--- design/flow/run.sh ---
#!/bin/bash
# the make line also repeats each setting of config.mk as NAME=value (left out here)
make -C /OpenROAD-flow-scripts/flow DESIGN_CONFIG=/design/flow/config.mk WORK_HOME=/design/flow/orfs CLKGATE_MAP_FILE= finish
--- design/flow/config.mk ---
export PLATFORM = sky130hd
export DESIGN_NAME = lc4_core
export DESIGN_NICKNAME = lc4_core
export VERILOG_FILES = /design/flow/design.v
export SDC_FILE = /design/flow/constraint.sdc
export NUM_CORES = 4
export LEC_CHECK = 0
export ABC_AREA = 1
export CAP_MARGIN = 20
export CORE_MARGIN = 2
export CORE_UTILIZATION = 61
export CTS_CLUSTER_DIAMETER = 266
export CTS_CLUSTER_SIZE = 60
export HOLD_SLACK_MARGIN = 0.3
export SETUP_SLACK_MARGIN = 4.94
export SLEW_MARGIN = 20
--- design/flow/constraint.sdc ---
create_clock -name core_clock -period 21.7 [get_ports {clk}]
set_input_delay 4.3400 -clock core_clock [delete_from_list [all_inputs] [get_ports {clk}]]
set_output_delay 4.3400 -clock core_clock [all_outputs]
set_load 0.01 [all_outputs]
--- design/flow/design.v ---
`timescale 1ns / 1ps
`default_nettype none
module Nbit_reg #(parameter n=1, r=0)
   (input  wire [n-1:0] in,
    output wire [n-1:0] out,
    input  wire         clk,
    input  wire         we,
    input  wire         gwe,
    input  wire         rst
    );
   reg [n-1:0] state;
   assign out = state;
   always @(posedge clk) 
     begin 
       if (gwe & rst) 
         state <= r;
       else if (gwe & we) 
         state <= in; 
     end
endmodule
module gp1(input wire a, b,
           output wire g, p);
   assign g = a & b;
   assign p = a | b;
endmodule
module gp4(input wire [3:0] gin, pin,
           input wire cin,
           output wire gout, pout,
           output wire [2:0] cout);
  assign pout = (&  pin [3:0]);
  assign gout = (gin[0] & pin[1] & pin[2] & pin[3]) |(gin[1] & pin[2] & pin[3])| (gin[2] & pin[3]) | gin[3];
  assign cout[0] = (gin[0] | pin[0] & cin); 
  assign cout[1] = (gin[1] | pin[1] & cout[0]);
  assign cout[2] = (gin[2] | pin[2] & cout[1]);
endmodule
module cla16
  (input wire [15:0]  a, b,
   input wire         cin,
   output wire [15:0] sum);
  wire [15:0] gin, pin;
  genvar i;
  for(i = 0; i < 16; i=i+1) begin
    gp1 g(.a(a[i]), .b(b[i]), .g(gin[i]), .p(pin[i]));
  end
  wire [15:0] cout;
  wire g30_1, p30_1;
  gpn #(4) gf1(.gin(gin[3:0]), .pin(pin[3:0]), .cin(cin), .gout(g30_1), .pout(p30_1), .cout(cout[2:0]));
  assign cout[3] = (cin & p30_1) | g30_1;
  wire g30_2, p30_2;
  gp4 gf2(.gin(gin[7:4]), .pin(pin[7:4]), .cin(cout[3]), .gout(g30_2), .pout(p30_2), .cout(cout[6:4]));
  assign cout[7] = (cout[3] & p30_2) | g30_2;
  wire g30_3, p30_3;
  gp4 gf3(.gin(gin[11:8]), .pin(pin[11:8]), .cin(cout[7]), .gout(g30_3), .pout(p30_3), .cout(cout[10:8]));
  assign cout[11] = (cout[7] & p30_3) | g30_3;
  wire g30_4, p30_4;
  gp4 gf4(.gin(gin[15:12]), .pin(pin[15:12]), .cin(cout[11]), .gout(g30_4), .pout(p30_4), .cout(cout[14:12]));
  assign cout[15] = (cout[11] & p30_4) | g30_4;
  assign sum[0] = a[0] ^ b[0] ^ cin;
  for(i = 1; i < 16; i = i + 1) begin
    assign sum[i] = a[i] ^ b[i] ^ cout[i - 1];
  end
endmodule
module gpn
  #(parameter N = 4)
  (input wire [N-1:0] gin, pin,
   input wire  cin,
   output wire gout, pout,
   output wire [N-2:0] cout);
  assign pout = (&  pin [N - 1:0]);
  wire [N-2: 0] temp;
  genvar i;
  for (i = 0; i < N-1; i = i + 1) begin
    assign temp[i] = gin[i] & (& pin[N-1:i+1]);
  end
  assign gout = (| temp [N-2:0]) | gin[N-1];
  assign cout[0] = (gin[0] | pin[0] & cin); 
  for(i = 0; i < N - 2; i = i + 1) begin
    assign cout[i + 1] = (gin[i + 1] | pin[i + 1] & cout[i]);
  end
endmodule
`timescale 1ns / 1ps
`default_nettype none
module lc4_divider(input  wire [15:0] i_dividend,
                   input  wire [15:0] i_divisor,
                   output wire [15:0] o_remainder,
                   output wire [15:0] o_quotient);
      wire [15:0] temp_rem [16:0];
      wire [15:0] temp_quot [16:0];
      wire [15:0] temp_div [16:0];
      assign temp_rem[0] = 16'b0;
      assign temp_quot[0] = 16'b0;
      assign temp_div[0] = i_dividend;
      genvar i;
      for (i = 0; i < 16; i = i + 1) begin
            lc4_divider_one_iter div_one_iter(.i_dividend(temp_div[i]),
                              .i_divisor(i_divisor),
                              .i_remainder(temp_rem[i]),
                              .i_quotient(temp_quot[i]),
                              .o_dividend(temp_div[i + 1]),
                              .o_remainder(temp_rem[i + 1]),
                              .o_quotient(temp_quot[i + 1]));
      end
      wire divisor_zero_check = (i_divisor == 16'b0);
      assign o_quotient = divisor_zero_check ? 16'b0 : temp_quot[16];
      assign o_remainder = divisor_zero_check ? 16'b0 : temp_rem[16];
endmodule  
module lc4_divider_one_iter(input  wire [15:0] i_dividend,
                            input  wire [15:0] i_divisor,
                            input  wire [15:0] i_remainder,
                            input  wire [15:0] i_quotient,
                            output wire [15:0] o_dividend,
                            output wire [15:0] o_remainder,
                            output wire [15:0] o_quotient);
      wire zerocheck = 0 == i_divisor;
      assign o_dividend = i_dividend << 1;
      wire [15:0] div_shift_t, a_comp_t, prequot, preremainder, tempquot, remshift;
      assign remshift = i_remainder << 1;
      assign div_shift_t = (i_dividend >> 15) & 1'b1;
      assign a_comp_t =  div_shift_t | remshift;
      wire select_t = a_comp_t < i_divisor;
      assign preremainder = (select_t ? a_comp_t : (a_comp_t - i_divisor));
      assign o_remainder = zerocheck ? 16'b0 : preremainder;
      assign tempquot = i_quotient << 1;
      assign prequot = (select_t ? tempquot : tempquot | 1'b1);
      assign o_quotient = zerocheck ? 16'b0 : prequot;
endmodule
`timescale 1ns / 1ps
`default_nettype none
module cla_input_rs (  
      input wire [15:0] insn,
      input wire [15:0] pc,
      input wire [15:0] r1,
      output wire [15:0] rs
);
      assign rs = (insn[15:12] == 4'd1) | (insn[15:12] == 4'd6) | (insn[15:12] == 4'd7) ? r1 : pc;
endmodule
module cla_input_rt (  
      input wire [15:0] insn,
      input wire [15:0] r2,
      input wire [15:0] imm11,
      input wire [15:0] imm5,
      input wire [15:0] uimm7,
      input wire [15:0] imm9,
      input wire [15:0] imm6,
      output wire [15:0] rt
);
      wire [15:0] mux1, mux2;
      assign mux1 = (insn[5:4] == 2'b00) ? r2 : ((insn[5:4] == 2'b01) ? ~r2 : imm5);
      assign mux2 = imm9;
      assign rt = (insn[15:12] == 4'b1100) ? imm11 : 
                  ((insn[15:12] == 4'b0001) ? mux1 : 
                   (insn[15:12] == 4'b0010) ? uimm7 :
                   (insn[15:12] == 4'b0000) ? mux2 :
                   (insn[15:12] == 4'b0110 | insn[15:12] == 4'b0111) ? imm6:
                   16'b0
                  );
endmodule
module cla_input_ci (
      input wire [15:0] insn,
      output wire cin
);
      wire mux_top = (insn[5:3] == 3'b010) ? ((insn[15:12] == 4'b0001) ? 1 : 0) : 0;
      wire mux_bot = (insn[15:12] == 4'b0000 | insn[15:12] == 4'b0100 | insn[15:12] == 4'b1100 | insn[15:12] == 4'b1111) ? 1 : 0;
      assign cin = mux_top | mux_bot;
endmodule
module comparators (
      input wire [15:0] insn,
      input wire [15:0] r1,
      input wire [15:0] r2,
      input wire [15:0] imm7,
      input wire [15:0] uimm7,
      output wire [15:0] comp_out
);
      wire [15:0] mux_rs = (insn[8:7] == 2'b00 | insn[8:7] == 2'b10) ? $signed(r1) : r1; 
      wire [15:0] mux_rt = (insn[8:7] == 2'b00) ? $signed(r2) : 
                        (insn[8:7] == 2'b01) ? r2 :
                        (insn[8:7] == 2'b10) ? imm7 :
                        uimm7;
      wire signed [15:0] signed_comp_out = ($signed(mux_rs) > $signed(mux_rt)) ? 16'b1 : ($signed(mux_rs) == $signed(mux_rt)) ? 16'b0 : 16'hFFFF;
      wire [15:0] unsigned_comp_out = (mux_rs > mux_rt) ? 16'b1 : (mux_rs == mux_rt) ? 16'b0 : 16'hFFFF;
      assign comp_out = (insn[8:7] == 2'b00 | insn[8:7] == 2'b10) ? signed_comp_out : unsigned_comp_out;
endmodule
module lc4_alu(input  wire [15:0] i_insn,
               input wire [15:0]  i_pc,
               input wire [15:0]  i_r1data,
               input wire [15:0]  i_r2data,
               output wire [15:0] o_result);
      wire [15:0] imm5, imm6, imm7, imm9, imm11, uimm4, uimm7, uimm8;
      assign uimm4 = {12'b0, i_insn[3:0]};
      assign uimm7 = {9'b0, i_insn[6:0]};
      assign uimm8 = {8'b0, i_insn[7:0]};
      assign imm5 = {{12{i_insn[4]}}, i_insn[3:0]};
      assign imm6 = {{11{i_insn[5]}}, i_insn[4:0]};
      assign imm7 = {{10{i_insn[6]}}, i_insn[5:0]};
      assign imm9 = {{8{i_insn[8]}}, i_insn[7:0]};
      assign imm11 = {{6{i_insn[10]}}, i_insn[9:0]};
      wire cla_cin;
      wire [15:0] cla_rt, cla_rs;
      cla_input_ci get_cin(.insn(i_insn), .cin(cla_cin));
      cla_input_rs get_rs(.insn(i_insn), .pc(i_pc), .r1(i_r1data), .rs(cla_rs));
      cla_input_rt get_rt(.insn(i_insn), .r2(i_r2data), .imm11(imm11), .imm5(imm5), .uimm7(uimm7), .imm9(imm9), .imm6(imm6), .rt(cla_rt));
      wire [15:0] cla_output;
      cla16 get_cla_out(.a(cla_rs), .b(cla_rt), .cin(cla_cin), .sum(cla_output));
      wire [15:0] mult_out = i_r1data * i_r2data;
      wire [15:0] div_out, mod_out;
      lc4_divider div(.i_dividend(i_r1data), .i_divisor(i_r2data), .o_remainder(mod_out), .o_quotient(div_out));
      wire [15:0] math_mux = (i_insn[5:3] == 3'b011) ? div_out : (i_insn[5:3] == 3'b001) ? mult_out : cla_output;
      wire [15:0] comp_result;
      comparators get_comp(.insn(i_insn), .r1(i_r1data), .r2(i_r2data), .imm7(imm7), .uimm7(uimm7), .comp_out(comp_result));
      wire signed [15:0] sra_temp = $signed(i_r1data) >>> uimm4;
      wire [15:0] shift_result = (i_insn[5:4] == 2'b00) ? (i_r1data << uimm4) : 
                              (i_insn[5:4] == 2'b01) ? sra_temp : 
                              (i_insn[5:4] == 2'b10) ? (i_r1data >> uimm4) : 
                              mod_out;
      wire [15:0] hiconst = (i_r1data & 8'hFF) | (uimm8 << 8);
      wire [15:0] trap = 16'h8000 | uimm8;
      wire [15:0] basic_log = (i_insn[5:3] == 3'b000) ? i_r1data & i_r2data :
                              (i_insn[5:3] == 3'b001) ? ~i_r1data :
                              (i_insn[5:3] == 3'b010) ? i_r1data | i_r2data :
                              (i_insn[5:3] == 3'b011) ? i_r1data ^ i_r2data :
                              i_r1data & imm5;
      wire [15:0] jsr_out =  (i_insn[11] == 1) ? ((i_pc & 16'h8000) | (i_insn[10:0] << 4)) : i_r1data;
      wire [15:0] jmp_out = (i_insn[11] == 1) ? cla_output : i_r1data;
      assign o_result =  (i_insn[15:12] == 4'b0100) ? jsr_out : 
                        (i_insn[15:12] == 4'b0101) ? basic_log : 
                        (i_insn[15:12] == 4'b1101) ? hiconst : 
                        (i_insn[15:12] == 4'b1111) ? trap :  
                        (i_insn[15:12] == 4'b1001) ? imm9 : 
                        (i_insn[15:12] == 4'b1010) ? shift_result : 
                        (i_insn[15:12] == 4'b0010) ? comp_result : 
                        (i_insn[15:12] == 4'b0001) ? math_mux : 
                        (i_insn[15:12] == 4'b1100) ? jmp_out : 
                        (i_insn[15:12] == 4'b0000) ? cla_output : 
                        (i_insn[15:12] == 4'b0110) ? cla_output : 
                        (i_insn[15:12] == 4'b0111) ? cla_output :
                        (i_insn[15:12] == 4'b1000) ? i_r1data : 
                        16'b0;
endmodule
`timescale 1ns / 1ps
`default_nettype none
module lc4_decoder(input  wire [15:0] insn,                
                   output wire [ 2:0] r1sel,               
                   output wire        r1re,                
                   output wire [ 2:0] r2sel,               
                   output wire        r2re,                
                   output wire [ 2:0] wsel,                
                   output wire        regfile_we,          
                   output wire        nzp_we,              
                   output wire        select_pc_plus_one,  
                   output wire        is_load,             
                   output wire        is_store,            
                   output wire        is_branch,           
                   output wire        is_control_insn      
                   );
   wire [3:0] opcode = insn[15:12];
   assign     is_branch = (opcode == 4'b0000 & insn != 0);
   wire       is_arith = (opcode == 4'b0001);
   wire       is_add = (is_arith & (insn[5:3] == 3'b000));
   wire       is_mul = (is_arith & (insn[5:3] == 3'b001));
   wire       is_sub = (is_arith & (insn[5:3] == 3'b010));
   wire       is_div = (is_arith & (insn[5:3] == 3'b011));
   wire       is_addi = (is_arith & insn[5]);
   wire       is_compare = (opcode == 4'b0010);
   wire       is_cmp = (is_compare & (insn[8:7] == 2'b00));
   wire       is_cmpu = (is_compare & (insn[8:7] == 2'b01));
   wire       is_cmpi = (is_compare & (insn[8:7] == 2'b10));
   wire       is_cmpiu = (is_compare & (insn[8:7] == 2'b11));
   wire       is_jsr = (insn[15:11] == 5'b01001);
   wire       is_jsrr = (insn[15:11] == 5'b01000);
   wire       is_logic = (opcode == 4'b0101);
   wire       is_and = (is_logic & (insn[5:3] == 3'b000));
   wire       is_not = (is_logic & (insn[5:3] == 3'b001));
   wire       is_or = (is_logic & (insn[5:3] == 3'b010));
   wire       is_xor = (is_logic & (insn[5:3] == 3'b011));
   wire       is_andi = (is_logic & insn[5]);
   wire       is_ldr = (opcode == 4'b0110);
   wire       is_str = (opcode == 4'b0111);
   wire       is_rti = (opcode == 4'b1000);
   wire       is_const = (opcode == 4'b1001);
   wire       is_shift = (opcode == 4'b1010);
   wire       is_sll = (is_shift & (insn[5:4] == 2'b00));
   wire       is_sra = (is_shift & (insn[5:4] == 2'b01));
   wire       is_srl = (is_shift & (insn[5:4] == 2'b10));
   wire       is_mod = (is_shift & (insn[5:4] == 2'b11));
   wire       is_jmpr = (insn[15:11] == 5'b11000);
   wire       is_jmp = (insn[15:11] == 5'b11001);
   wire       is_hiconst = (opcode == 4'b1101);
   wire       is_trap = (opcode == 4'b1111);
   assign r1sel = (is_compare | is_hiconst) ? insn[11:9] :   
                  (is_rti) ? 3'd7 : insn[8:6];
   assign r1re = is_arith | 
                 is_compare | 
                 is_jsrr | 
                 is_logic | 
                 is_ldr | 
                 is_str | 
                 is_rti | 
                 is_shift | 
                 is_jmpr |
                 is_hiconst
                 ;
   assign r2sel = (is_str) ? insn[11:9] : insn[2:0];  
   assign r2re = is_add | is_mul |  is_sub | is_div |
                 is_cmp | is_cmpu |
                 is_and | is_or | is_xor |
                 is_str |
                 is_mod;
   assign wsel = (is_jsr | is_jsrr | is_trap) ? 3'd7 : insn[11:9];   
   assign regfile_we = is_arith | is_jsr | is_jsrr | is_logic | is_ldr | is_const | is_shift | is_hiconst | is_trap;
   assign nzp_we = regfile_we | is_compare;
   assign select_pc_plus_one = is_trap | is_jsrr | is_jsr;
   assign is_load = is_ldr;
   assign is_store = is_str;
   assign is_control_insn =  is_jsr | is_jsrr | is_rti | is_jmpr | is_jmp | is_trap;
endmodule
`timescale 1ns / 1ps
`default_nettype none
module lc4_regfile #(parameter n = 16)
   (input  wire         clk,
    input  wire         gwe,
    input  wire         rst,
    input  wire [  2:0] i_rs,       
    output wire [n-1:0] o_rs_data,  
    input  wire [  2:0] i_rt,       
    output wire [n-1:0] o_rt_data,  
    input  wire [  2:0] i_rd,       
    input  wire [n-1:0] i_wdata,    
    input  wire         i_rd_we     
    );
    wire [8:0] registers_write_q;
    wire [16:0] o_data_temp [8:0];
    genvar i;
    for (i = 0; i < 8; i=i+1) begin
        assign registers_write_q[i] = (i_rd == i) & i_rd_we;
        Nbit_reg #(16, 0) thing_register(.in(i_wdata), .out(o_data_temp[i]), .clk(clk), .we(registers_write_q[i]), .gwe(gwe), .rst(rst));
    end
    assign o_rs_data = i_rs == 0 ? o_data_temp[0] :
                       i_rs == 1 ? o_data_temp[1] :
                       i_rs == 2 ? o_data_temp[2] :
                       i_rs == 3 ? o_data_temp[3] :
                       i_rs == 4 ? o_data_temp[4] :
                       i_rs == 5 ? o_data_temp[5] :
                       i_rs == 6 ? o_data_temp[6] :
                       o_data_temp[7];
    assign o_rt_data = i_rt == 0 ? o_data_temp[0] :
                       i_rt == 1 ? o_data_temp[1] :
                       i_rt == 2 ? o_data_temp[2] :
                       i_rt == 3 ? o_data_temp[3] :
                       i_rt == 4 ? o_data_temp[4] :
                       i_rt == 5 ? o_data_temp[5] :
                       i_rt == 6 ? o_data_temp[6] :
                       o_data_temp[7];
endmodule
`timescale 1ns / 1ps
`default_nettype none
module lc4_processor
   (input  wire        clk,                 
    input wire         rst,  
    input wire         gwe,  
    output wire [15:0] o_cur_pc,  
    input wire [15:0]  i_cur_insn,  
    output wire [15:0] o_dmem_addr,  
    input wire [15:0]  i_cur_dmem_data,  
    output wire        o_dmem_we,  
    output wire [15:0] o_dmem_towrite,  
    output wire [1:0]  test_stall,  
    output wire [15:0] test_cur_pc,  
    output wire [15:0] test_cur_insn,  
    output wire        test_regfile_we,  
    output wire [2:0]  test_regfile_wsel,  
    output wire [15:0] test_regfile_data,  
    output wire        test_nzp_we,  
    output wire [2:0]  test_nzp_new_bits,  
    output wire        test_dmem_we,  
    output wire [15:0] test_dmem_addr,  
    output wire [15:0] test_dmem_data,  
    input wire [7:0]   switch_data,  
    output wire [7:0]  led_data  
    );
   wire [15:0]   pc;       
   wire [15:0]   next_pc;  
   wire stall_load = is_load_X && ((r1sel_D_pre == wsel_X && r1re_D_pre) ||
                     ((r2sel_D_pre == wsel_X && r2re_D_pre) && ~is_store_D_pre));
   wire not_stall_q = ~stall_load && (~is_load_X || ~is_branch_D_pre);
   wire branched_q = (is_control_insn_X) || (is_branch_X & nzp_correct);
   wire [15:0] i_cur_insn_F = branched_q ? 16'b0 : i_cur_insn;
   wire [15:0] pc_F = branched_q ? 16'b0 : pc;
   wire [1:0] stall_F = branched_q ? 2'd2 : (not_stall_q ? 2'd0 : 2'd3);
   Nbit_reg #(16, 16'h8200) pc_reg (.in(next_pc), .out(pc), .clk(clk), .we(not_stall_q), .gwe(gwe), .rst(rst));
   wire [15:0] pc_D_pre, i_cur_insn_D_pre;
   Nbit_reg #(16, 16'h8200) pc_reg_D (.in(pc_F), .out(pc_D_pre), .clk(clk), .we(not_stall_q), .gwe(gwe), .rst(rst));
   Nbit_reg #(16, 16'b0) i_cur_insn_reg_D (.in(i_cur_insn_F), .out(i_cur_insn_D_pre), .clk(clk), .we(not_stall_q), .gwe(gwe), .rst(rst));
   wire [1:0] stall_D_pre;
   Nbit_reg #(2, 2'b10) stall_reg_D(.in(stall_F), .out(stall_D_pre), .clk(clk), .we(not_stall_q), .gwe(gwe), .rst(rst));
   wire [2:0] r1sel_D_pre, r2sel_D_pre, wsel_D_pre;
   wire r1re_D_pre, r2re_D_pre, regfile_we_D_pre, nzp_we_D_pre, select_pc_plus_one_D_pre, is_load_D_pre, is_store_D_pre, is_branch_D_pre, is_control_insn_D_pre;
   lc4_decoder decodermain(.insn(i_cur_insn_D_pre),  .r1sel(r1sel_D_pre), .r1re(r1re_D_pre), .r2sel(r2sel_D_pre), .r2re(r2re_D_pre), .wsel(wsel_D_pre), .regfile_we(regfile_we_D_pre), .nzp_we(nzp_we_D_pre), .select_pc_plus_one(select_pc_plus_one_D_pre), .is_load(is_load_D_pre), .is_store(is_store_D_pre), .is_branch(is_branch_D_pre), .is_control_insn(is_control_insn_D_pre));
   wire [15:0] o_rs_data1, o_rt_data1;
   lc4_regfile #(16) theregisterfile(.clk(clk), .gwe(gwe), .rst(rst),
    .i_rs(r1sel_D_pre),       
    .o_rs_data(o_rs_data1),  
    .i_rt(r2sel_D_pre),       
    .o_rt_data(o_rt_data1),  
    .i_rd_we(regfile_we_W),     
    .i_rd(wsel_W),       
    .i_wdata(i_wdata)    
    );
   wire[15:0] o_rs_data = (r1sel_D_pre == wsel_W) && regfile_we_W && r1re_D_pre ? i_wdata : o_rs_data1;
   wire[15:0] o_rt_data = (r2sel_D_pre == wsel_W) && regfile_we_W && r2re_D_pre ? i_wdata : o_rt_data1;
   wire [15:0] pc_plus_1, pc_plus_1_D;
   cla16 cla_one(.a(pc), .b(0), .cin(1), .sum(pc_plus_1));
   Nbit_reg #(16, 16'b0) pc_plus_one_reg_D(.in(pc_plus_1), .out(pc_plus_1_D), .clk(clk), .we(not_stall_q), .gwe(gwe), .rst(rst));
   wire r1re_D, r2re_D, regfile_we_D, nzp_we_D, select_pc_plus_one_D, is_load_D, is_store_D, is_branch_D, is_control_insn_D;
   wire nop_question = branched_q || ~not_stall_q;
   wire [15:0] pc_D = nop_question ? 16'b0 :  pc_D_pre;
   wire[15:0] i_cur_insn_D = nop_question ? 16'b0 :  i_cur_insn_D_pre;
   wire [2:0] r1sel_D,r2sel_D, wsel_D;
   assign r1sel_D = nop_question ? 3'b0 :  r1sel_D_pre;
   assign r2sel_D = nop_question ? 3'b0 :  r2sel_D_pre;
   assign wsel_D = nop_question ? 3'b0 :  wsel_D_pre;
   assign r1re_D = nop_question ? 1'b0 :  r1re_D_pre;
   assign r2re_D = nop_question ? 1'b0 :  r2re_D_pre;
   assign regfile_we_D = nop_question ? 1'b0 :  regfile_we_D_pre;
   assign select_pc_plus_one_D = nop_question ? 1'b0 :  select_pc_plus_one_D_pre;
   assign is_load_D = nop_question ? 1'b0 : is_load_D_pre;
   assign is_store_D = nop_question ? 1'b0 :  is_store_D_pre;
   assign is_branch_D = nop_question ? 1'b0 :  is_branch_D_pre;
   assign is_control_insn_D = nop_question ? 1'b0 :  is_control_insn_D_pre;
   assign nzp_we_D = nop_question ? 1'b0 :  nzp_we_D_pre;
   wire [1:0] stall_D = branched_q ? 2'b10 : (not_stall_q ? stall_D_pre : 2'b11);
   wire [1:0] stall_X;
   wire [2:0] r1sel_X,r2sel_X, wsel_X;
   wire r1re_X, r2re_X, regfile_we_X, nzp_we_X, select_pc_plus_one_X, is_load_X, is_store_X, is_branch_X, is_control_insn_X;
   wire [15:0] pc_X, o_rs_data_X, o_rt_data_X, i_cur_insn_X, pc_plus_1_X;
   Nbit_reg #(2, 2'b10) stall_reg_X(.in(stall_D), .out(stall_X), .clk(clk), .we(1'b1), .gwe(gwe), .rst(rst));
   Nbit_reg #(16, 16'h8200) pc_reg_X (.in(pc_D), .out(pc_X), .clk(clk), .we(1'b1), .gwe(gwe), .rst(rst));
   Nbit_reg #(16, 0) reg_rs_X (.in(o_rs_data), .out(o_rs_data_X), .clk(clk), .we(1'b1), .gwe(gwe), .rst(rst));
   Nbit_reg #(16, 0) reg_rt_X (.in(o_rt_data), .out(o_rt_data_X), .clk(clk), .we(1'b1), .gwe(gwe), .rst(rst));
   Nbit_reg #(16, 16'b0) pc_plus_one_reg_X(.in(pc_plus_1_D), .out(pc_plus_1_X), .clk(clk), .we(1'b1), .gwe(gwe), .rst(rst));
   Nbit_reg #(3, 0) r1sel_reg_X (.in(r1sel_D), .out(r1sel_X), .clk(clk), .we(1'b1), .gwe(gwe), .rst(rst));
   Nbit_reg #(3, 0) r2sel_reg_X (.in(r2sel_D), .out(r2sel_X), .clk(clk), .we(1'b1), .gwe(gwe), .rst(rst));
   Nbit_reg #(3, 0) wsel_reg_X (.in(wsel_D), .out(wsel_X), .clk(clk), .we(1'b1), .gwe(gwe), .rst(rst));
   Nbit_reg #(1, 0) r1re_reg_X (.in(r1re_D), .out(r1re_X), .clk(clk), .we(1'b1), .gwe(gwe), .rst(rst));
   Nbit_reg #(1, 0) r2re_reg_X (.in(r2re_D), .out(r2re_X), .clk(clk), .we(1'b1), .gwe(gwe), .rst(rst));
   Nbit_reg #(1, 0) regfile_we_reg_X (.in(regfile_we_D), .out(regfile_we_X), .clk(clk), .we(1'b1), .gwe(gwe), .rst(rst));
   Nbit_reg #(1, 0) nzp_we_reg_X (.in(nzp_we_D), .out(nzp_we_X), .clk(clk), .we(1'b1), .gwe(gwe), .rst(rst));
   Nbit_reg #(1, 0) select_pc_plus_one_reg_X (.in(select_pc_plus_one_D), .out(select_pc_plus_one_X), .clk(clk), .we(1'b1), .gwe(gwe), .rst(rst));
   Nbit_reg #(1, 0) is_load_reg_X (.in(is_load_D), .out(is_load_X), .clk(clk), .we(1'b1), .gwe(gwe), .rst(rst));
   Nbit_reg #(1, 0) is_store_reg_X (.in(is_store_D), .out(is_store_X), .clk(clk), .we(1'b1), .gwe(gwe), .rst(rst));
   Nbit_reg #(1, 0) is_branch_reg_X (.in(is_branch_D), .out(is_branch_X), .clk(clk), .we(1'b1), .gwe(gwe), .rst(rst));
   Nbit_reg #(1, 0) is_control_insn_reg_X (.in(is_control_insn_D), .out(is_control_insn_X), .clk(clk), .we(1'b1), .gwe(gwe), .rst(rst));
   Nbit_reg #(16, 0) i_cur_insn_reg_X (.in(i_cur_insn_D), .out(i_cur_insn_X), .clk(clk), .we(1'b1), .gwe(gwe), .rst(rst));
   wire [15:0] bypass_r1_1 = (r1sel_X == wsel_W) && regfile_we_W ? i_wdata : o_rs_data_X;
   wire [15:0] bypass_r2_1 = (r2sel_X == wsel_W) && regfile_we_W ? i_wdata : o_rt_data_X;
   wire [15:0] bypass_r1_full = (r1sel_X == wsel_M) && regfile_we_M ? alu_result_M : bypass_r1_1;
   wire [15:0] bypass_r2_full = (r2sel_X == wsel_M) && regfile_we_M ? alu_result_M : bypass_r2_1;
   wire [15:0] alu_result;
   lc4_alu alu_main(.i_insn(i_cur_insn_X), .i_pc(pc_X), .i_r1data(bypass_r1_full), .i_r2data(bypass_r2_full),
               .o_result(alu_result));
   wire [1:0] stall_M;
   Nbit_reg #(2, 2'b10) stall_reg_M(.in(stall_X), .out(stall_M), .clk(clk), .we(1'b1), .gwe(gwe), .rst(rst));
   wire [15:0] pc_M;
   Nbit_reg #(16, 16'h8200) pc_reg_M (.in(pc_X), .out(pc_M), .clk(clk), .we(1'b1), .gwe(gwe), .rst(rst));
   wire [15:0] o_rs_data_M;
   wire [15:0] o_rt_data_M_1;
   wire [15:0] alu_result_M;
   Nbit_reg #(16, 0) reg_rs_M (.in(bypass_r1_full), .out(o_rs_data_M), .clk(clk), .we(1'b1), .gwe(gwe), .rst(rst));
   Nbit_reg #(16, 0) reg_rt_M (.in(bypass_r2_full), .out(o_rt_data_M_1), .clk(clk), .we(1'b1), .gwe(gwe), .rst(rst));
   Nbit_reg #(16, 0) alu_result_reg_M (.in(alu_result), .out(alu_result_M), .clk(clk), .we(1'b1), .gwe(gwe), .rst(rst));
   wire[15:0] pc_plus_1_M;
   Nbit_reg #(16, 16'b0) pc_plus_one_reg_M(.in(pc_plus_1_X), .out(pc_plus_1_M), .clk(clk), .we(1'b1), .gwe(gwe), .rst(rst));
   wire [15:0] i_cur_insn_M;
   wire [2:0] r1sel_M, r2sel_M, wsel_M;
   wire r1re_M, r2re_M, regfile_we_M, nzp_we_M, select_pc_plus_one_M, is_load_M, is_store_M, is_branch_M, is_control_insn_M;
   Nbit_reg #(3, 0) r1sel_reg_M (.in(r1sel_X), .out(r1sel_M), .clk(clk), .we(1'b1), .gwe(gwe), .rst(rst));
   Nbit_reg #(3, 0) r2sel_reg_M (.in(r2sel_X), .out(r2sel_M), .clk(clk), .we(1'b1), .gwe(gwe), .rst(rst));
   Nbit_reg #(3, 0) wsel_reg_M (.in(wsel_X), .out(wsel_M), .clk(clk), .we(1'b1), .gwe(gwe), .rst(rst));
   Nbit_reg #(1, 0) r1re_reg_M (.in(r1re_X), .out(r1re_M), .clk(clk), .we(1'b1), .gwe(gwe), .rst(rst));
   Nbit_reg #(1, 0) r2re_reg_M (.in(r2re_X), .out(r2re_M), .clk(clk), .we(1'b1), .gwe(gwe), .rst(rst));
   Nbit_reg #(1, 0) regfile_we_reg_M (.in(regfile_we_X), .out(regfile_we_M), .clk(clk), .we(1'b1), .gwe(gwe), .rst(rst));
   Nbit_reg #(1, 0) nzp_we_reg_M (.in(nzp_we_X), .out(nzp_we_M), .clk(clk), .we(1'b1), .gwe(gwe), .rst(rst));
   Nbit_reg #(1, 0) select_pc_plus_one_reg_M (.in(select_pc_plus_one_X), .out(select_pc_plus_one_M), .clk(clk), .we(1'b1), .gwe(gwe), .rst(rst));
   Nbit_reg #(1, 0) is_load_reg_M (.in(is_load_X), .out(is_load_M), .clk(clk), .we(1'b1), .gwe(gwe), .rst(rst));
   Nbit_reg #(1, 0) is_store_reg_M (.in(is_store_X), .out(is_store_M), .clk(clk), .we(1'b1), .gwe(gwe), .rst(rst));
   Nbit_reg #(1, 0) is_branch_reg_M (.in(is_branch_X), .out(is_branch_M), .clk(clk), .we(1'b1), .gwe(gwe), .rst(rst));
   Nbit_reg #(1, 0) is_control_insn_reg_M (.in(is_control_insn_X), .out(is_control_insn_M), .clk(clk), .we(1'b1), .gwe(gwe), .rst(rst));
   Nbit_reg #(16, 0) i_cur_insn_reg_M (.in(i_cur_insn_X), .out(i_cur_insn_M), .clk(clk), .we(1'b1), .gwe(gwe), .rst(rst));
   wire [15:0] o_rt_data_M =  regfile_we_W && is_store_M && r2sel_M == wsel_W ? i_wdata : o_rt_data_M_1;
   wire [15:0] o_dmem_towrite_M = is_store_M ? o_rt_data_M : 16'b0;
   wire o_dmem_we_M = is_store_M;
   wire [15:0] o_dmem_addr_M = (is_load_M | is_store_M) ? alu_result_M : 16'b0;
   assign o_dmem_we = o_dmem_we_M;
   assign o_dmem_addr = o_dmem_addr_M;
   assign o_dmem_towrite = o_dmem_towrite_M;
   wire [15:0] i_cur_dmem_data_M = i_cur_dmem_data;
   Nbit_reg #(2, 2'b10) stall_reg_W(.in(stall_M), .out(test_stall), .clk(clk), .we(1'b1), .gwe(gwe), .rst(rst));
   wire [15:0] o_dmem_addr_W, o_dmem_towrite_W, i_cur_dmem_data_W;
   wire o_dmem_we_W;
   Nbit_reg #(16, 0) o_dem_addr_reg_W (.in(o_dmem_addr_M), .out(o_dmem_addr_W), .clk(clk), .we(1'b1), .gwe(gwe), .rst(rst));
   Nbit_reg #(16, 0) o_dem_towrite_reg_W (.in(o_dmem_towrite_M), .out(o_dmem_towrite_W), .clk(clk), .we(1'b1), .gwe(gwe), .rst(rst));
   Nbit_reg #(1, 0) o_dem_we_reg_W (.in(o_dmem_we_M), .out(o_dmem_we_W), .clk(clk), .we(1'b1), .gwe(gwe), .rst(rst));
   Nbit_reg #(16, 0) i_cur_dmem_data_reg_W (.in(i_cur_dmem_data_M), .out(i_cur_dmem_data_W), .clk(clk), .we(1'b1), .gwe(gwe), .rst(rst));
   wire[15:0] pc_plus_1_W;
   Nbit_reg #(16, 16'b0) pc_plus_one_reg_W(.in(pc_plus_1_M), .out(pc_plus_1_W), .clk(clk), .we(1'b1), .gwe(gwe), .rst(rst));
   wire [15:0] pc_W;
   Nbit_reg #(16, 16'h8200) pc_reg_W (.in(pc_M), .out(pc_W), .clk(clk), .we(1'b1), .gwe(gwe), .rst(rst));
   wire [15:0] o_rs_data_W;
   wire [15:0] o_rt_data_W;
   wire [15:0] alu_result_W;
   Nbit_reg #(16, 0) reg_rs_W (.in(o_rs_data_M), .out(o_rs_data_W), .clk(clk), .we(1'b1), .gwe(gwe), .rst(rst));
   Nbit_reg #(16, 0) reg_rt_W (.in(o_rt_data_M), .out(o_rt_data_W), .clk(clk), .we(1'b1), .gwe(gwe), .rst(rst));
   Nbit_reg #(16, 0) alu_result_reg_W (.in(alu_result_M), .out(alu_result_W), .clk(clk), .we(1'b1), .gwe(gwe), .rst(rst));
   wire [15:0] i_cur_insn_W;
   wire [2:0] r1sel_W, r2sel_W, wsel_W;
   wire r1re_W, r2re_W, regfile_we_W, nzp_we_W, select_pc_plus_one_W, is_load_W, is_store_W, is_branch_W, is_control_insn_W;
   Nbit_reg #(3, 0) r1sel_reg_W (.in(r1sel_M), .out(r1sel_W), .clk(clk), .we(1'b1), .gwe(gwe), .rst(rst));
   Nbit_reg #(3, 0) r2sel_reg_W (.in(r2sel_M), .out(r2sel_W), .clk(clk), .we(1'b1), .gwe(gwe), .rst(rst));
   Nbit_reg #(3, 0) wsel_reg_W (.in(wsel_M), .out(wsel_W), .clk(clk), .we(1'b1), .gwe(gwe), .rst(rst));
   Nbit_reg #(1, 0) r1re_reg_W (.in(r1re_M), .out(r1re_W), .clk(clk), .we(1'b1), .gwe(gwe), .rst(rst));
   Nbit_reg #(1, 0) r2re_reg_W (.in(r2re_M), .out(r2re_W), .clk(clk), .we(1'b1), .gwe(gwe), .rst(rst));
   Nbit_reg #(1, 0) regfile_we_reg_W (.in(regfile_we_M), .out(regfile_we_W), .clk(clk), .we(1'b1), .gwe(gwe), .rst(rst));
   Nbit_reg #(1, 0) nzp_we_reg_W (.in(nzp_we_M), .out(nzp_we_W), .clk(clk), .we(1'b1), .gwe(gwe), .rst(rst));
   Nbit_reg #(1, 0) select_pc_plus_one_reg_W (.in(select_pc_plus_one_M), .out(select_pc_plus_one_W), .clk(clk), .we(1'b1), .gwe(gwe), .rst(rst));
   Nbit_reg #(1, 0) is_load_reg_W (.in(is_load_M), .out(is_load_W), .clk(clk), .we(1'b1), .gwe(gwe), .rst(rst));
   Nbit_reg #(1, 0) is_store_reg_W (.in(is_store_M), .out(is_store_W), .clk(clk), .we(1'b1), .gwe(gwe), .rst(rst));
   Nbit_reg #(1, 0) is_branch_reg_W (.in(is_branch_M), .out(is_branch_W), .clk(clk), .we(1'b1), .gwe(gwe), .rst(rst));
   Nbit_reg #(1, 0) is_control_insn_reg_W (.in(is_control_insn_M), .out(is_control_insn_W), .clk(clk), .we(1'b1), .gwe(gwe), .rst(rst));
   Nbit_reg #(16, 0) i_cur_insn_reg_W (.in(i_cur_insn_M), .out(i_cur_insn_W), .clk(clk), .we(1'b1), .gwe(gwe), .rst(rst));
   wire [15:0] nzp_new_bits_input = is_control_insn_X ? pc_plus_1_X : alu_result;
   wire [2:0] nzp_new_bits = ($signed(nzp_new_bits_input) == 0) ? 3'b010 : 
                        ($signed(nzp_new_bits_input) > 0) ? 3'b001 :
                        3'b100;
   wire nzp_from_load = is_load_M && ~(nzp_we_X && ~is_load_X);
   wire [2:0] nzp_load_bits = ($signed(i_cur_dmem_data) == 0) ? 3'b010 :
                              ($signed(i_cur_dmem_data) > 0) ? 3'b001 :
                              3'b100;
   wire [2:0] nzp_reg_in = nzp_from_load ? nzp_load_bits : nzp_new_bits;
   wire [2:0] nzp_new_bits_M;
   Nbit_reg #(3, 0) nzp_reg_M (.in(nzp_new_bits), .out(nzp_new_bits_M), .clk(clk), .we(1'b1), .gwe(gwe), .rst(rst));
   wire [2:0] nzp_new_bits_W;
   Nbit_reg #(3, 0) nzp_reg_W (.in(nzp_new_bits_M), .out(nzp_new_bits_W), .clk(clk), .we(1'b1), .gwe(gwe), .rst(rst));
   wire nzp_correct = i_cur_insn_X[11] == 1 & nzp_old_bits == 3'b100 | 
                     i_cur_insn_X[10] == 1 & nzp_old_bits == 3'b010 |
                     i_cur_insn_X[9] == 1 & nzp_old_bits == 3'b001;
   wire [2:0] nzp_old_bits;
   Nbit_reg #(3, 0) nzp_reg (.in(nzp_reg_in), .out(nzp_old_bits), .clk(clk), .we(nzp_we_X | is_load_M), .gwe(gwe), .rst(rst));
   assign next_pc = (branched_q) ? alu_result : pc_plus_1;
   wire [15:0] alu_datamem_output = is_load_W ? i_cur_dmem_data_W : alu_result_W;
   wire [15:0] i_wdata = (select_pc_plus_one_W ? pc_plus_1_W : alu_datamem_output);
   assign test_cur_pc = pc_W;
   assign test_cur_insn = i_cur_insn_W;
   assign test_regfile_wsel = wsel_W;
   assign test_regfile_data = regfile_we_W ? i_wdata : 16'b0;
   assign test_nzp_we = nzp_we_W;
   assign test_dmem_we = is_store_W;
   assign test_nzp_new_bits = is_load_W ? ($signed(i_cur_dmem_data_W) == 0) ? 3'b010 : 
                        ($signed(i_cur_dmem_data_W) > 0) ? 3'b001 :
                        3'b100 : nzp_new_bits_W;
   assign test_dmem_addr = o_dmem_addr_W;
   assign test_dmem_data = is_store_W ? o_dmem_towrite_W : (is_load_W ? i_cur_dmem_data_W : 16'b0);
   assign test_regfile_we = regfile_we_W;
   assign o_cur_pc = pc;
endmodule
`timescale 1ns / 1ps
`default_nettype none
module lc4_core
   (input  wire        clk,
    input  wire        rst,
    output wire [15:0] o_cur_pc,
    input  wire [15:0] i_cur_insn,
    output wire [15:0] o_dmem_addr,
    input  wire [15:0] i_cur_dmem_data,
    output wire        o_dmem_we,
    output wire [15:0] o_dmem_towrite,
    output wire [1:0]  test_stall,
    output wire [15:0] test_cur_pc,
    output wire [15:0] test_cur_insn,
    output wire        test_regfile_we,
    output wire [2:0]  test_regfile_wsel,
    output wire [15:0] test_regfile_data,
    output wire        test_nzp_we,
    output wire [2:0]  test_nzp_new_bits,
    output wire        test_dmem_we,
    output wire [15:0] test_dmem_addr,
    output wire [15:0] test_dmem_data
    );
   wire [7:0] led_unused;
   lc4_processor proc (.clk(clk), .rst(rst), .gwe(1'b1),
                       .o_cur_pc(o_cur_pc), .i_cur_insn(i_cur_insn),
                       .o_dmem_addr(o_dmem_addr), .i_cur_dmem_data(i_cur_dmem_data),
                       .o_dmem_we(o_dmem_we), .o_dmem_towrite(o_dmem_towrite),
                       .test_stall(test_stall), .test_cur_pc(test_cur_pc),
                       .test_cur_insn(test_cur_insn), .test_regfile_we(test_regfile_we),
                       .test_regfile_wsel(test_regfile_wsel), .test_regfile_data(test_regfile_data),
                       .test_nzp_we(test_nzp_we), .test_nzp_new_bits(test_nzp_new_bits),
                       .test_dmem_we(test_dmem_we), .test_dmem_addr(test_dmem_addr),
                       .test_dmem_data(test_dmem_data),
                       .switch_data(8'd0), .led_data(led_unused));
endmodule
==> results of run 1 <==
-- repair_timing --
action / CTS
gates cloned: 0
setup endpoints to repair: 38
gates resized: 267
pin swaps: 219
hold buffers: 0
setup buffers: 197
endpoints found under the hold margin: 0
-- layer usage --
layer | track usage [%] | GRT overflow
met4 | 78.8 | 199
met3 | 73.7 | 106
met5 | 51.6 | 6
met1 | 83.5 | 94
met2 | 98.4 | 547
==> results.txt, run 1 <==
Dpl ws: -9.84 ns
Synthesized area per cell: 6.71 sq um
Post-synth top flop: dfxtp_1
Post-Syn Instances: 6351
Status: aborted with a tool error
FP Util: 61.9%
YS warnings: 10
Clk root buf: clkbuf_16
TritonCTS buffer count: 12
Core area: 68800 sq um
XOR/XNOR Fraction of Synth Area: 3.51%
Largest non-sequential cell family by area: simple AND/OR/NAND/NOR gates
Final GP Congestion: 1.03
Post-synth top area cell: dfxtp_1
Overflow after GRT: 952
Synth top cells by count: 1144 x nand2_1, 896 x inv_1, 634 x nor2_1
Yosys reg bits: 515
Asr flop ratio synth: 0%
Number of H-tree levels: 1
Ys cells: 6351
Dpl cells: 8115
I/O Pins: 174
Area share, top type: 24.2%
Adder share: 16.4%
Failed at: 5_1_grt
Top cells by area, synth: dfxtp_1 24%, ha_1 11%, nand2_1 10%
Post-synth seq share: 24.2%
Number of synthesized flops with an enable pin: 0
Simple-Gate Area Share: 22.9%
Die ar.: 72000 sq um
HPWL after DPL: 128 mm
DP Area: 52300 sq um
Synth mux share: 0.117%
Synth cell types: 72
Most common cell in the synthesized netlist: nand2_1
AO/OA Area Share: 21.4%
First Err: [ERROR GRT-0232] Routing congestion too high. Check the congestion heatmap in the GUI.
Die Wd: 268 um
DIE HEIGHT: 268 um
Mapped cell area: 42600 sq um
Clock Sinks: 515
Row cnt: 96
Gr usage total: 84.1%
Clk buf depth: 3
YS chip area: 42600 sq um
I/O Buffers: 173
==> inputs of run 2 (changes only) <==
ABC_AREA = default   (was 1)
CORE_UTILIZATION = 63   (was 61)
CTS_CLUSTER_DIAMETER = default   (was 266)
CTS_CLUSTER_SIZE = 97   (was 60)
HOLD_SLACK_MARGIN = default   (was 0.3)
SETUP_SLACK_MARGIN = default   (was 4.94)
clock period = 31.5 ns   (was 21.7 ns; I/O delays follow)
==> run 2 against run 1 <==
Against the previous run: the run again fails in 5_1_grt; synthesized cell count decreased by 2.2%; die area up 4.5%; synthesized area grew 8.0%.
==> results.txt, run 2 <==
Status: aborted with a tool error
Failed at: 5_1_grt
First Err: [ERROR GRT-0232] Routing congestion too high. Check the congestion heatmap in the GUI.
TritonCTS buffer count: 46
Synth cell types: 105
YS warnings: 10
Post-synth seq share: 22.4%
I/O Buffers: 173
Largest non-sequential cell family by area: AND-OR/OR-AND gates
YS chip area: 46000 sq um
Post-Syn Instances: 6209
Post-synth top area cell: dfxtp_1
Area share, top type: 22.4%
HPWL after DPL: 152 mm
Final GP Congestion: 1.12
Gr usage total: 73.8%
Die Wd: 274 um
I/O Pins: 174
Top cells by area, synth: dfxtp_1 22%, ha_1 11%, nand2_1 7.4%
Number of H-tree levels: 2
Die ar.: 75200 sq um
Synthesized area per cell: 7.41 sq um
Adder share: 15.2%
Simple-Gate Area Share: 23.6%
Clk root buf: clkbuf_16
Synth mux share: 3.20%
Overflow after GRT: 11
Core area: 72600 sq um
DIE HEIGHT: 274 um
Row cnt: 99
Clock Sinks: 515
AO/OA Area Share: 25.1%
Number of synthesized flops with an enable pin: 0
Hold_buf cts: 0
Asr flop ratio synth: 0%
FP Util: 63.4%
Synth top cells by count: 912 x nand2_1, 625 x nor2_1, 552 x a21oi_1
Most common cell in the synthesized netlist: nand2_1
Post-synth top flop: dfxtp_1
XOR/XNOR Fraction of Synth Area: 4.48%
Clk buf depth: 3
Ys cells: 6209
Mapped cell area: 46000 sq um
Yosys reg bits: 515
Dpl ws: -2.76 ns
==> run 2: routing by layer <==
layer | overflow | track usage, %
met4 | 10 | 70.0
met5 | 0 | 29.0
met1 | 0 | 75.6
met3 | 0 | 55.7
met2 | 1 | 91.8
==> run 2: timing repair <==
action,4_1_cts
gates cloned,4
pin swaps,118
resized,221
buffers inserted,67
setup endpoints to repair,38
==> run 2: metrics by stage <==
stage	instances	cell area (sq um)
floorplan	6215	47100
global placement	8073	56600
detailed placement	8073	56600
CTS	8226	59700
==> inputs of run 3 (changes only) <==
ABC_AREA = 1   (was default)
CORE_UTILIZATION = 72   (was 63)
CTS_CLUSTER_SIZE = 53   (was 97)
GPL_ROUTABILITY_DRIVEN = 1   (was default)
GPL_TIMING_DRIVEN = 1   (was default)
HOLD_SLACK_MARGIN = 0.3   (was default)
PLACE_DENSITY_LB_ADDON = 0.18   (was default)
SETUP_SLACK_MARGIN = 0.56   (was default)
TNS_END_PERCENT = 5   (was default)
clock period = 34.0 ns   (was 31.5 ns; I/O delays follow)
==> run 3 against run 2 <==
Against the previous run: now fails the layout checks on setup timing; synthesized area is 7.4% lower; synthesized cell count grew 2.3%; die area fell by 19%.
==> results.txt, run 3 <==
DRT antenna net count: 0
Mapped cell area: 42600 sq um
Worst slew margin: 16.4%
Dpl ws: -0.960 ns
Number of H-tree levels: 2
Dpl cells: 7225
Row cnt: 89
Final period util: 103%
Synth top cells by count: 1144 x nand2_1, 896 x inv_1, 634 x nor2_1
Initial antenna violation count: 19
Most Frequent Cell on Critical Path: nand2_1
Minimum clock period: 35.06 ns
Crit-path leading delay family: AND-OR/OR-AND gates
Setup-failing EPs final: 38
WP data required: 34.47 ns
Worst hold slack: 0.399 ns
Synth mux share: 0.117%
Met1 usage in global routing: 60.4%
Critical path depth: 232
Max Freq: 0.0285 GHz
Number of cells on the worst reg-to-reg path: 232
Total wire length: 181 mm
Clk buf depth: 3
Post-route cell area: 50100 sq um
YS chip area: 42600 sq um
Post-synth top flop: dfxtp_1
Core area: 58800 sq um
Max-slew violation count: 0
Crit path buffers/inverters: 37
FP Util: 72.5%
Area growth syn-to-layout: 17.6%
HP Start: proc.i_cur_insn_reg_M.state[7]
Synth cell types: 72
Post-synth seq share: 24.2%
Overflow after GRT: 0
I/O Buffers: 173
Asr flop ratio synth: 0%
Slowest cell delay on critical path: 0.71 ns
Clock skew: 0.0461 ns
Synthesized area per cell: 6.71 sq um
Top cells by area, synth: dfxtp_1 24%, ha_1 11%, nand2_1 10%
Die ar.: 61100 sq um
Number of synthesized flops with an enable pin: 0
Worst-path maximum fanout: 17
Met2 usage: 78.5%
Critical R2R Launch: proc.wsel_reg_M.state[0]
Worst Hold End: proc.i_cur_insn_reg_W.state[7]
Largest net degree at the start of global routing: 129
Gr usage total: 51.6%
Routed via count: 50700
CP Launch Point: proc.wsel_reg_M.state[0]
Wire per inst: 24.2 um
Finished Layout Cells: 7460
Reg2reg end: proc.nzp_reg_M.state[0]
Slew of the pin with the lowest slew margin: 1.25 ns
CP Capture Type: register
CTS clock-pin slew for the worst setup and hold paths: 0.07 ns
TritonRoute pass-1 iters: 22
XOR/XNOR Fraction of Synth Area: 3.51%
Area share, top type: 24.2%
Met3 usage: 17.7%
Yosys reg bits: 515
Critical-path top delay cell: a21oi_1
Max-cap viol count: 0
Hold_buf cts: 0
Most common cell in the synthesized netlist: nand2_1
HPWL after DPL: 112 mm
Status: finished with violations
DP Area: 45700 sq um
Worst Hold Depth: 2
Layout Nets: 7147
Vias in the first global route: 45000
Global-route wire length before repair: 245 mm
Layout Check Fails: setup timing
Utilization after layout: 85.2%
Busiest grt layer: met2
YS warnings: 10
Post-synth top area cell: dfxtp_1
Critical setup path kind: reg2reg
Ys cells: 6351
Crit path DAT: 35.54 ns
Clock Sinks: 515
DRT iter0 DRCs: 8865
Final GP Congestion: 1.12
Clk root buf: clkbuf_16
Total tool warning count: 84
TritonCTS buffer count: 47
DRC Markers: 0
Final WS setup: -1.06 ns
Post-Syn Instances: 6351
Late-Pin Clk Latency: 0.62 ns
Simple-Gate Area Share: 22.9%
CTS tree: yes
I/O Pins: 174
Vias/cell: 6.80
Setup TNS: -24.72 ns
DIE HEIGHT: 247 um
Largest non-sequential cell family by area: simple AND/OR/NAND/NOR gates
Hold WC Path Type: reg2reg
Die Wd: 247 um
Final hold vios: 0
AO/OA Area Share: 21.4%
CP endpoint: proc.nzp_reg_M.state[0]
Flop2flop setup slack: -1.06 ns
Adder share: 16.4%
Critical path launch point type: register
run 3: final cells by class:
| type | instances | area, sq um |
|---|---|---|
| multi-input combinational | 4603 | 29200 |
| sequential | 515 | 10300 |
| fill | 3419 | 8690 |
| timing repair buffer | 501 | 4250 |
| inverter | 949 | 3630 |
| clock buffer | 68 | 1370 |
| tap | 773 | 967 |
| clock inverter | 20 | 264 |
| antenna | 31 | 77.6 |
run 3: metal layers:
layer	vias to the layer above	share of wire [%]
met3	1836	16
met2	4824	41
met1	22600	32
li1	21400	-
met5	-	0.28
met4	23	11
run 3: repair_timing:
action / CTS / global route
gates resized: 25 / 441
gates cloned: 0 / 2
setup buffers: 0 / 114
setup endpoints to repair: 38 / 38
pin swaps: 0 / 179
==> inputs of run 4 (changes only) <==
ABC_AREA = default   (was 1)
CTS_CLUSTER_DIAMETER = 375   (was default)
CTS_CLUSTER_SIZE = 97   (was 53)
GPL_ROUTABILITY_DRIVEN = default   (was 1)
GPL_TIMING_DRIVEN = default   (was 1)
HOLD_SLACK_MARGIN = default   (was 0.3)
PLACE_DENSITY_LB_ADDON = default   (was 0.18)
SETUP_SLACK_MARGIN = default   (was 0.56)
TNS_END_PERCENT = default   (was 5)
clock period = 25.5 ns   (was 34.0 ns; I/O delays follow)
==> run 4 against run 3 <==
Against the previous run: the flow now stops in 5_1_grt; synthesized area rose by 8.0%; die area rose by 7.9%; synthesized cell count fell by 2.2%.
==> results.txt, run 4 <==
Status: aborted with a tool error
Failed at: 5_1_grt
First Err: [ERROR GRT-0116] Global routing finished with congestion. Check the congestion regions in the DRC Viewer.
AO/OA Area Share: 25.1%
DIE HEIGHT: 257 um
Adder share: 15.2%
I/O Pins: 174
XOR/XNOR Fraction of Synth Area: 4.48%
Simple-Gate Area Share: 23.6%
Dpl ws: -9.17 ns
Mapped cell area: 46000 sq um
Die Wd: 257 um
DP Area: 56500 sq um
Gr usage total: 94.7%
HPWL after DPL: 149 mm
Number of H-tree levels: 1
Hold_buf cts: 0
Final GP Congestion: 1.28
Post-synth seq share: 22.4%
Synthesized area per cell: 7.41 sq um
Post-Syn Instances: 6209
Area share, top type: 22.4%
Synth mux share: 3.20%
Ys cells: 6209
Clk buf depth: 3
FP Util: 72.8%
Die ar.: 66000 sq um
Number of synthesized flops with an enable pin: 0
Overflow after GRT: 2179
Synth top cells by count: 912 x nand2_1, 625 x nor2_1, 552 x a21oi_1
TritonCTS buffer count: 9
Post-synth top flop: dfxtp_1
Asr flop ratio synth: 0%
YS chip area: 46000 sq um
Clock Sinks: 515
Top cells by area, synth: dfxtp_1 22%, ha_1 11%, nand2_1 7.4%
I/O Buffers: 173
Clk root buf: clkbuf_16
Synth cell types: 105
YS warnings: 10
Largest non-sequential cell family by area: AND-OR/OR-AND gates
Yosys reg bits: 515
Most common cell in the synthesized netlist: nand2_1
Core area: 63200 sq um
Row cnt: 92
Post-synth top area cell: dfxtp_1
## run 4: layer usage
| layer | GRT usage (%) | GRT overflow |
|---|---|---|
| met1 | 91.5 | 142 |
| met2 | 108 | 1349 |
| met3 | 83.7 | 108 |
| met4 | 98.1 | 555 |
| met5 | 68.5 | 25 |
## run 4: timing repair
item                                    in CTS
pin swaps                                  225
cloned                                       3
endpoints found under the setup margin      38
buffers inserted                           184
resized                                    448
## run 4: stage by stage
step | instances | setup TNS [ns]
after floorplan | 6215 | -203.24
after global placement | 7961 | -262.69
after detailed placement | 7962 | -323.74
after CTS | 8150 | -211.46
==> inputs of run 5 (changes only) <==
ABC_AREA = 1   (was default)
CORE_UTILIZATION = 68   (was 72)
CTS_CLUSTER_DIAMETER = default   (was 375)
CTS_CLUSTER_SIZE = 72   (was 97)
GPL_ROUTABILITY_DRIVEN = 1   (was default)
GPL_TIMING_DRIVEN = 1   (was default)
MAX_ROUTING_LAYER = met4   (was default)
PLACE_DENSITY = 0.62   (was default)
TNS_END_PERCENT = 5   (was default)
clock period = 31.4 ns   (was 25.5 ns; I/O delays follow)
==> run 5 against run 4 <==
Against the previous run: the flow again stops in 5_1_grt; synthesized area is 7.4% lower; synthesized cell count is 2.3% higher; die area is 1.9% lower.
==> results.txt, run 5 <==
Number of H-tree levels: 2
Post-synth top area cell: dfxtp_1
Clock Sinks: 515
Post-synth seq share: 24.2%
Final GP Congestion: 1.15
Overflow after GRT: 2
TritonCTS buffer count: 47
Adder share: 16.4%
Synthesized area per cell: 6.71 sq um
DIE HEIGHT: 254 um
Synth top cells by count: 1144 x nand2_1, 896 x inv_1, 634 x nor2_1
Post-Syn Instances: 6351
I/O Pins: 174
Most common cell in the synthesized netlist: nand2_1
Gr usage total: 71.8%
Clk buf depth: 3
Simple-Gate Area Share: 22.9%
Synth cell types: 72
I/O Buffers: 173
Die ar.: 64700 sq um
FP Util: 68.9%
DP Area: 48200 sq um
Row cnt: 91
XOR/XNOR Fraction of Synth Area: 3.51%
Asr flop ratio synth: 0%
Yosys reg bits: 515
Largest non-sequential cell family by area: simple AND/OR/NAND/NOR gates
Dpl cells: 7602
YS warnings: 10
Mapped cell area: 42600 sq um
Post-synth top flop: dfxtp_1
Synth mux share: 0.117%
Dpl ws: -1.47 ns
Top cells by area, synth: dfxtp_1 24%, ha_1 11%, nand2_1 10%
First Err: [ERROR GRT-0232] Routing congestion too high. Check the congestion heatmap in the GUI.
HPWL after DPL: 117 mm
Failed at: 5_1_grt
Area share, top type: 24.2%
Core area: 61800 sq um
Status: aborted with a tool error
Clk root buf: clkbuf_16
Die Wd: 254 um
YS chip area: 42600 sq um
AO/OA Area Share: 21.4%
Number of synthesized flops with an enable pin: 0
Ys cells: 6351
==> run 5: repair_timing <==
| action | CTS |
|---|---|
| gates resized | 75 |
| buffers inserted | 12 |
| pin swaps | 12 |
| setup endpoints to repair | 38 |
| hold buffers | 0 |
==> run 5: metal layers <==
| metal | GRT overflow | GRT usage (%) |
|---|---|---|
| met4 | 1 | 62.4 |
| met5 | - | - |
| met1 | 0 | 73.6 |
| met2 | 1 | 86.9 |
| met3 | 0 | 55.1 |
==> inputs of run 6 (changes only) <==
CORE_UTILIZATION = 72   (was 68)
CTS_CLUSTER_DIAMETER = 196   (was default)
CTS_CLUSTER_SIZE = 98   (was 72)
GPL_ROUTABILITY_DRIVEN = default   (was 1)
GPL_TIMING_DRIVEN = default   (was 1)
HOLD_SLACK_MARGIN = -0.04   (was default)
MAX_ROUTING_LAYER = default   (was met4)
PLACE_DENSITY = default   (was 0.62)
TNS_END_PERCENT = 10   (was 5)
clock period = 22.7 ns   (was 31.4 ns; I/O delays follow)
==> run 6 against run 5 <==
Against the previous run: the run again fails in 5_1_grt; synthesized area is the same; die area decreased by 5.5%; synthesized cell count unchanged.
==> results.txt, run 6 <==
Status: aborted with a tool error
Failed at: 5_1_grt
First Err: [ERROR GRT-0116] Global routing finished with congestion. Check the congestion regions in the DRC Viewer.
Number of H-tree levels: 1
Mapped cell area: 42600 sq um
Most common cell in the synthesized netlist: nand2_1
Top cells by area, synth: dfxtp_1 24%, ha_1 11%, nand2_1 10%
Yosys reg bits: 515
FP Util: 72.5%
Asr flop ratio synth: 0%
Die ar.: 61100 sq um
DIE HEIGHT: 247 um
Die Wd: 247 um
Row cnt: 89
I/O Pins: 174
Ys cells: 6351
Area share, top type: 24.2%
Clk root buf: clkbuf_16
Synth mux share: 0.117%
HPWL after DPL: 122 mm
TritonCTS buffer count: 9
YS chip area: 42600 sq um
Synth cell types: 72
Post-synth top flop: dfxtp_1
Synth top cells by count: 1144 x nand2_1, 896 x inv_1, 634 x nor2_1
YS warnings: 10
XOR/XNOR Fraction of Synth Area: 3.51%
Number of synthesized flops with an enable pin: 0
Synthesized area per cell: 6.71 sq um
AO/OA Area Share: 21.4%
Clk buf depth: 3
Post-Syn Instances: 6351
Post-synth top area cell: dfxtp_1
DP Area: 51600 sq um
Final GP Congestion: 1.18
Adder share: 16.4%
Largest non-sequential cell family by area: simple AND/OR/NAND/NOR gates
Post-synth seq share: 24.2%
Gr usage total: 78.7%
Clock Sinks: 515
Simple-Gate Area Share: 22.9%
Hold_buf cts: 0
Overflow after GRT: 15
I/O Buffers: 173
Core area: 58800 sq um
## run 6: stage by stage
step / worst slack (ns) / std cells / TNS [ns] / util (%)
4_1_cts: -7.49 / 8072 / -269.97 / 91.3
3_5_place_dp: -8.98 / 7927 / -325.09 / 87.8
3_3_place_gp: -7.11 / 7927 / -254.31 / 87.8
2_1_floorplan: -6.36 / 6357 / -222.64 / -
## run 6: routing by layer
metal | GRT usage [%] | overflow
met4 | 73.0 | 5
met3 | 69.3 | 3
met5 | 58.3 | 0
met1 | 77.0 | 1
met2 | 92.7 | 6
## run 6: what timing repair did
action / in CTS
pin swaps: 153
resized: 205
setup buffers: 134
endpoints found under the setup margin: 38
==> inputs of run 7 (changes only) <==
CORE_ASPECT_RATIO = 1.53   (was default)
HOLD_SLACK_MARGIN = default   (was -0.04)
PLACE_DENSITY = 0.4   (was default)
SETUP_SLACK_MARGIN = -1.6   (was default)
clock period = 21.7 ns   (was 22.7 ns; I/O delays follow)
==> run 7 against run 6 <==
Against the previous run: synthesized cell count is the same; die area is essentially flat; the run again fails in 5_1_grt; synthesized area is the same.
==> results.txt, run 7 <==
Post-synth top area cell: dfxtp_1
Synthesized area per cell: 6.71 sq um
First Err: [ERROR GRT-0116] Global routing finished with congestion. Check the congestion regions in the DRC Viewer.
Number of H-tree levels: 1
Clock Sinks: 515
Synth top cells by count: 1144 x nand2_1, 896 x inv_1, 634 x nor2_1
Number of synthesized flops with an enable pin: 0
Top cells by area, synth: dfxtp_1 24%, ha_1 11%, nand2_1 10%
Area share, top type: 24.2%
Dpl cells: 7960
Final GP Congestion: 1.24
YS chip area: 42600 sq um
XOR/XNOR Fraction of Synth Area: 3.51%
TritonCTS buffer count: 9
Clk buf depth: 3
Most common cell in the synthesized netlist: nand2_1
Synth cell types: 72
Overflow after GRT: 808
Largest non-sequential cell family by area: simple AND/OR/NAND/NOR gates
Yosys reg bits: 515
AO/OA Area Share: 21.4%
Gr usage total: 85.1%
Die Wd: 201 um
Hold_buf cts: 0
Core area: 58600 sq um
Failed at: 5_1_grt
Row cnt: 110
I/O Buffers: 173
FP Util: 72.7%
I/O Pins: 174
Asr flop ratio synth: 0%
Status: aborted with a tool error
Simple-Gate Area Share: 22.9%
YS warnings: 10
Post-Syn Instances: 6351
DP Area: 51800 sq um
Post-synth seq share: 24.2%
Post-synth top flop: dfxtp_1
Synth mux share: 0.117%
HPWL after DPL: 130 mm
Clk root buf: clkbuf_16
DIE HEIGHT: 305 um
Ys cells: 6351
Adder share: 16.4%
Mapped cell area: 42600 sq um
Die ar.: 61200 sq um
[run 7: metal layers]
metal	GRT overflow	global-route usage (%)
met1	38	81.2
met4	244	89.4
met3	34	72.4
met5	6	46.6
met2	486	101
[run 7: what timing repair did]
item | in CTS
endpoints found under the setup margin | 38
pin swaps | 168
resized | 256
setup buffers | 137
gates cloned | 2
[run 7: through the flow]
step | setup WS, ns | hold slack (ns)
global placement | -8.41 | 0.390
detailed placement | -10.33 | 0.393
CTS | -8.57 | 0.290
floorplan | -7.36 | 0.388
